== main ==
## sys_ref_core
module sys_ref_core #(parameter DATA_WIDTH = 8, ADDR_WIDTH = 4)
(
 input   wire                      CLK,
 input   wire                      RST,             
 input   wire  [DATA_WIDTH-1:0]    UART_RX_DATA,
 input   wire                      UART_RX_Valid,
 input   wire                      FIFO_FULL,
 output  wire  [DATA_WIDTH-1:0]    FIFO_WR_DATA,
 output  wire                      FIFO_WR_INC,
 output  wire  [DATA_WIDTH-1:0]    UART_Config,
 output  wire  [DATA_WIDTH-1:0]    Div_Ratio,
 output  wire                      CLKDIV_EN
);
Size in the first run: ~1900 cells after synthesis, about 38 I/O pins.
==> flow/config.mk <==
export PLATFORM = sky130hd
export DESIGN_NAME = sys_ref_core
export DESIGN_NICKNAME = sys_ref_core
export VERILOG_FILES = /design/flow/design.v
export SDC_FILE = /design/flow/constraint.sdc
export NUM_CORES = 4
export LEC_CHECK = 0
export CAP_MARGIN = 20
export CELL_PAD_IN_SITES_GLOBAL_PLACEMENT = 0
export CORE_ASPECT_RATIO = 0.5
export CORE_MARGIN = 2
export CORE_UTILIZATION = 23
export CTS_CLUSTER_DIAMETER = 335
export CTS_CLUSTER_SIZE = 88
export GPL_ROUTABILITY_DRIVEN = 0
export HOLD_SLACK_MARGIN = -0.09
export PLACE_DENSITY_LB_ADDON = 0.21
export SLEW_MARGIN = 10
export TNS_END_PERCENT = 5
==> flow/constraint.sdc <==
create_clock -name core_clock -period 30.0 [get_ports {CLK}]
set_input_delay 6.0000 -clock core_clock [delete_from_list [all_inputs] [get_ports {CLK}]]
set_output_delay 6.0000 -clock core_clock [all_outputs]
set_load 0.01 [all_outputs]
run.sh (not shown) runs the stock make flow with config.mk's settings and CLKGATE_MAP_FILE=.
main: full flow OK, the timing, design-rule and antenna checks passed
#### Input delta (the feature branch over main)
==> flow/config.mk <==
export PLATFORM = sky130hd
export DESIGN_NAME = sys_ref_core
export DESIGN_NICKNAME = sys_ref_core
export VERILOG_FILES = /design/flow/design.v
export SDC_FILE = /design/flow/constraint.sdc
export NUM_CORES = 4
export LEC_CHECK = 0
export CAP_MARGIN = 20
export CORE_MARGIN = 2
export CORE_UTILIZATION = 40
export CTS_CLUSTER_DIAMETER = 137
export CTS_CLUSTER_SIZE = 100
export PLACE_DENSITY = 0.88
export SLEW_MARGIN = 20
Findings:
Going from main to the feature branch, largest driver fanout on the critical path up 2, per-cell routed wire length up about 1.7%.


== run A ==
Starting RTL as in the previous note.
==> flow/config.mk <==
export PLATFORM = sky130hd
export DESIGN_NAME = sys_ref_core
export DESIGN_NICKNAME = sys_ref_core
export VERILOG_FILES = /design/flow/design.v
export SDC_FILE = /design/flow/constraint.sdc
export NUM_CORES = 4
export LEC_CHECK = 0
export CAP_MARGIN = 0
export CELL_PAD_IN_SITES_DETAIL_PLACEMENT = 1
export CORE_MARGIN = 2
export CORE_UTILIZATION = 54
export CTS_CLUSTER_DIAMETER = 330
export GPL_ROUTABILITY_DRIVEN = 1
export GPL_TIMING_DRIVEN = 0
export PLACE_DENSITY_LB_ADDON = 0.23
export SLEW_MARGIN = 20
==> flow/constraint.sdc <==
create_clock -name core_clock -period 30.0 [get_ports {CLK}]
set_input_delay 6.0000 -clock core_clock [delete_from_list [all_inputs] [get_ports {CLK}]]
set_output_delay 6.0000 -clock core_clock [all_outputs]
set_load 0.01 [all_outputs]
Run A ended with every stage complete and zero timing, DRC or antenna violations.
Relative to run A, the following input files were edited for run B:
Settings: a deleted GPL_TIMING_DRIVEN that had been 0; a change of CTS_CLUSTER_DIAMETER from 330 to 333; a deleted CELL_PAD_IN_SITES_DETAIL_PLACEMENT that had been 1; a change of CORE_UTILIZATION from 54 to 40; a change of CAP_MARGIN from 0 to 20; a deleted PLACE_DENSITY_LB_ADDON that had been 0.23; a deleted GPL_ROUTABILITY_DRIVEN that had been 1; an added PLACE_DENSITY of 0.89; an added CTS_CLUSTER_SIZE of 16.
### Flow results
Compared with run A, run B shows via count that has gone down by more than 10%.
Per the comparison of run B with run A, and-or/or-and share of the synthesized area level; insertion delay of the later-clocked pin in the worst-skew pair fell by 0.04 ns; global-route total usage across every layer moved down; antenna diode instance count has decreased.
For run A, the uppermost metal layer occupied by signal nets was met5, unlike run B, where it was met4.
Run A → run B: flip-flop count did not really move; average detailed-routed wire length per instance went down; count of clock-net buffers in the final layout went down.
--- input diff run B..run C ---
Settings: clearing PLACE_DENSITY, which used to be 0.89; clearing CTS_CLUSTER_SIZE, which used to be 16; swapping 20 for 0 in SLEW_MARGIN; putting GPL_TIMING_DRIVEN at 0 where nothing was set; clearing CTS_CLUSTER_DIAMETER, which used to be 333.
==> comparison <==
- Per the comparison of run C with run B, least setup slack across all paths after layout lower; fraction of standard cell area in multi-input logic -0.75 points; worst slack on hold paths now sits lower; post-place instance area higher.
- Run C ends up with higher global-route usage than run B does.
- Run C — sequential portion of the cell area 0.54 points lower, run B as reference
- Run C: all stages complete, timing, DRC and antenna checks passed
- Wire length the detailed router placed on met1 of run C exceeds that of run B by more than 10%.
Here is what was changed in the inputs of run D compared with run C.
Settings: setting TNS_END_PERCENT to 5 for the first time; removing GPL_TIMING_DRIVEN (formerly 0); changing CORE_UTILIZATION from 40 to 65; setting PLACE_DENSITY to 0.6 for the first time; changing SLEW_MARGIN from 0 to 20; setting CORE_ASPECT_RATIO to 0.5 for the first time.
### Flow results
Run D finished every stage and its layout cleared the timing, design-rule and antenna checks.
Area occupied by registers: run D vs run C — no meaningful difference
Between run D and run C, the clock tree cell share of total cell area figures differ only marginally.
Between run D and run C, total detailed-routing wirelength is lower for run D, run C comes in above that.
In run D, first-pass GRT wire length is lower than in run C.


sys_ref_core again, from the RTL that the note above started with.
Settings: LEC_CHECK=0, CAP_MARGIN=20, CORE_MARGIN=2, CORE_UTILIZATION=71, CTS_CLUSTER_DIAMETER=364, CTS_CLUSTER_SIZE=15, PLACE_DENSITY=0.65, SLEW_MARGIN=20; clock period 13.3 ns.
The baseline aborted during global routing, error GRT-0116.
Change:
CORE_UTILIZATION = 64   (was 71)
CTS_CLUSTER_DIAMETER = unset   (was 364)
CTS_CLUSTER_SIZE = unset   (was 15)
PLACE_DENSITY = 0.6   (was 0.65)
clock period = 23.4 ns   (was 13.3 ns; I/O delays follow)
With this change the flow finished with setup timing left.
Synthesized cell count does not change.
Die area climbs by roughly a tenth.
Area after synthesis does not change.
Change:
CORE_UTILIZATION = 40   (was 64)
clock period = 28.4 ns   (was 23.4 ns; I/O delays follow)
This time the run completed with no timing, DRC or antenna violations.
Hold slack got worse by 0.0077 ns.
Synthesized area is unchanged.
Global-route usage is lower by 16 points.
Setup slack gains 2.6 ns.
Clock-buffer cell count grows by 3.
First-iteration DRC count decreases by 5.9%.
Wire length came out lower by 3.4%.
Register-to-register slack gains 2.6 ns.
Cell count went up by 2.4%.
Change:
CORE_UTILIZATION = 65   (was 40)
clock period = 32.6 ns   (was 28.4 ns; I/O delays follow)
=> Sequential cell count stays the same. Via count went up by 0.85%. Core utilization went up by 26 points. Non-clock buffer count went down by 38. Die area went down by 38%. Critical path depth went down by 8. Worst setup slack gains 0.84 ns. Count of clock-buffer cells in the layout went down by 3. First-iteration DRC count went up by 4.4%.
Change:
CORE_UTILIZATION = 58   (was 65)
clock period = 15.5 ns   (was 32.6 ns; I/O delays follow)
Result:
- Now the flow produced a layout that fails on setup timing
- non-clock buffer count goes up by 385
- cell count is higher by 19%
- register-to-register slack is worse by 11 ns
- wire length rises by about 11%
- die area increases by 12%
- design area climbs by about 20%
- via count climbs by about 9%
- first-iteration DRC count drops by about 19%
- worst setup slack is worse by 11 ns
Change:
CORE_UTILIZATION = 66   (was 58)
CTS_CLUSTER_DIAMETER = 222   (was unset)
CTS_CLUSTER_SIZE = 42   (was unset)
Outcome: The changed run finished but fails on setup timing. Via count went up by 14%. Synthesized area is unchanged. Setup slack loses 1.1 ns. Final area went up by about 2.5%. Clock-buffer cell count went down by 4. Non-clock buffer count went up by 55.


== run 1 ==
Starting RTL as in the previous note.
Design sys_ref_core, start of the top module:
module sys_ref_core #(parameter DATA_WIDTH = 8, ADDR_WIDTH = 4)
(
 input   wire                      CLK,
 input   wire                      RST,             
 input   wire  [DATA_WIDTH-1:0]    UART_RX_DATA,
 input   wire                      UART_RX_Valid,
 input   wire                      FIFO_FULL,
 output  wire  [DATA_WIDTH-1:0]    FIFO_WR_DATA,
 output  wire                      FIFO_WR_INC,
 output  wire  [DATA_WIDTH-1:0]    UART_Config,
 output  wire  [DATA_WIDTH-1:0]    Div_Ratio,
 output  wire                      CLKDIV_EN
);
Settings: LEC_CHECK=0, ABC_AREA=1, CAP_MARGIN=20, CORE_MARGIN=2, CORE_UTILIZATION=66, CTS_CLUSTER_SIZE=52, HOLD_SLACK_MARGIN=0.3, PLACE_DENSITY=0.6, SLEW_MARGIN=20, TNS_END_PERCENT=80; clock period 20.3 ns.
Stage in which a tool error killed run 1: global routing (5_1_grt).
What run 2 does differently from run 1 at the input level:
# run 1
export LEC_CHECK = 0
export ABC_AREA = 1
export CAP_MARGIN = 20
export CORE_MARGIN = 2
export CORE_UTILIZATION = 66
export CTS_CLUSTER_SIZE = 52
export HOLD_SLACK_MARGIN = 0.3
export PLACE_DENSITY = 0.6
export SLEW_MARGIN = 20
export TNS_END_PERCENT = 80
create_clock -name core_clock -period 20.3 [get_ports {CLK}]
# run 2
export LEC_CHECK = 0
export ABC_AREA = 1
export CAP_MARGIN = 20
export CORE_MARGIN = 2
export CORE_UTILIZATION = 72
export CTS_CLUSTER_SIZE = 100
export PLACE_DENSITY = 0.6
export SLEW_MARGIN = 20
create_clock -name core_clock -period 27.8 [get_ports {CLK}]
## What came out
- Run 2 has completed all stages; timing, DRC and antenna checks passed.
- Sort run 2 and run 1 by standard cell area after detailed placement desc -> top: run 1
- Changes observed in run 2 relative to run 1: number of gates given a new drive strength after cts shrank by 77; placeable core area shrank by 2300 µm².
- Final weighted congestion in routability-driven placement, run 2 and run 1: larger value in run 2
- Comparing run 2 and run 1, the higher die height was measured on run 1.
Setup changes, run 2 to run 3
# run 2
export LEC_CHECK = 0
export ABC_AREA = 1
export CAP_MARGIN = 20
export CORE_MARGIN = 2
export CORE_UTILIZATION = 72
export CTS_CLUSTER_SIZE = 100
export PLACE_DENSITY = 0.6
export SLEW_MARGIN = 20
create_clock -name core_clock -period 27.8 [get_ports {CLK}]
# run 3
export LEC_CHECK = 0
export CAP_MARGIN = 20
export CORE_MARGIN = 2
export CORE_UTILIZATION = 56
export SLEW_MARGIN = 20
create_clock -name core_clock -period 13.4 [get_ports {CLK}]
Notes after the runs:
To summarise run 3: no stage aborted, but the layout did not pass its checks, failing on negative setup slack. In the reports for run 3 and run 2, the smaller share of the cycle needed by the critical path after routing belongs to run 2. Run 3 reports a lower worst path required time than run 2 does. Against run 2, run 3 reports a synthesized cell count that is lower. Final cell count without fillers ends up higher on run 3. In run 3, the global routing met2 resource utilization came out 2.1 points below the value in run 2. Run 2 → run 3: area fraction in full adders, half adders and majority gates now sits at about the same level; aggregate negative setup slack now sits lower. Multi-input gate count delta for run 3 relative to run 2: 269 lower.
Input changes introduced in run 4 (baseline for comparison: run 3):
# run 3
export LEC_CHECK = 0
export CAP_MARGIN = 20
export CORE_MARGIN = 2
export CORE_UTILIZATION = 56
export SLEW_MARGIN = 20
create_clock -name core_clock -period 13.4 [get_ports {CLK}]
# run 4
export LEC_CHECK = 0
export CAP_MARGIN = 20
export CORE_MARGIN = 2
export CORE_UTILIZATION = 56
export CTS_CLUSTER_DIAMETER = 332
export CTS_CLUSTER_SIZE = 93
export PLACE_DENSITY = 0.6
export SLEW_MARGIN = 20
create_clock -name core_clock -period 30.0 [get_ports {CLK}]
- The final-stage net count of run 4 is lower than that of run 3.
- Delay of the slowest critical-path stage: run 4 higher than run 3
- In the tables for run 3 and run 4, sum of negative setup slack reads higher with run 4.
- Worst hold slack delta (run 4 − run 3): favourable
- Run 4 | stages: all done | timing, DRC, antenna: all pass
- Run 3 -> stages 100% | layout checks FAIL | negative setup slack
[inputs] run 5 vs run 4
# run 4
export LEC_CHECK = 0
export CAP_MARGIN = 20
export CORE_MARGIN = 2
export CORE_UTILIZATION = 56
export CTS_CLUSTER_DIAMETER = 332
export CTS_CLUSTER_SIZE = 93
export PLACE_DENSITY = 0.6
export SLEW_MARGIN = 20
create_clock -name core_clock -period 30.0 [get_ports {CLK}]
# run 5
export LEC_CHECK = 0
export CAP_MARGIN = 20
export CORE_MARGIN = 2
export CORE_UTILIZATION = 23
export CTS_CLUSTER_DIAMETER = 335
export CTS_CLUSTER_SIZE = 26
export HOLD_SLACK_MARGIN = -0.09
export PLACE_DENSITY_LB_ADDON = 0.21
export SLEW_MARGIN = 10
export TNS_END_PERCENT = 5
create_clock -name core_clock -period 30.0 [get_ports {CLK}]
[summary]
Taking run 4 as the reference, in run 5 area fraction of clock buffers and clock inverters lost 0.29 points; number of non-clock buffers picked up an extra about 6%; die size picked up an extra 44000 µm².
Run 4 and run 5 ended up with nearly the same clock input transition at the sequential cells of the worst setup and hold paths.
Changes observed in run 5 relative to run 4: highest clock frequency the design can meet rose 0.00028 GHz, buffer-and-inverter tally for the worst setup path up 1, post-layout minimum cycle time down 220 ps, clock insertion delay at the later pin of the skew report ~0 delta.
Slack of the critical path: run 5 better than run 4
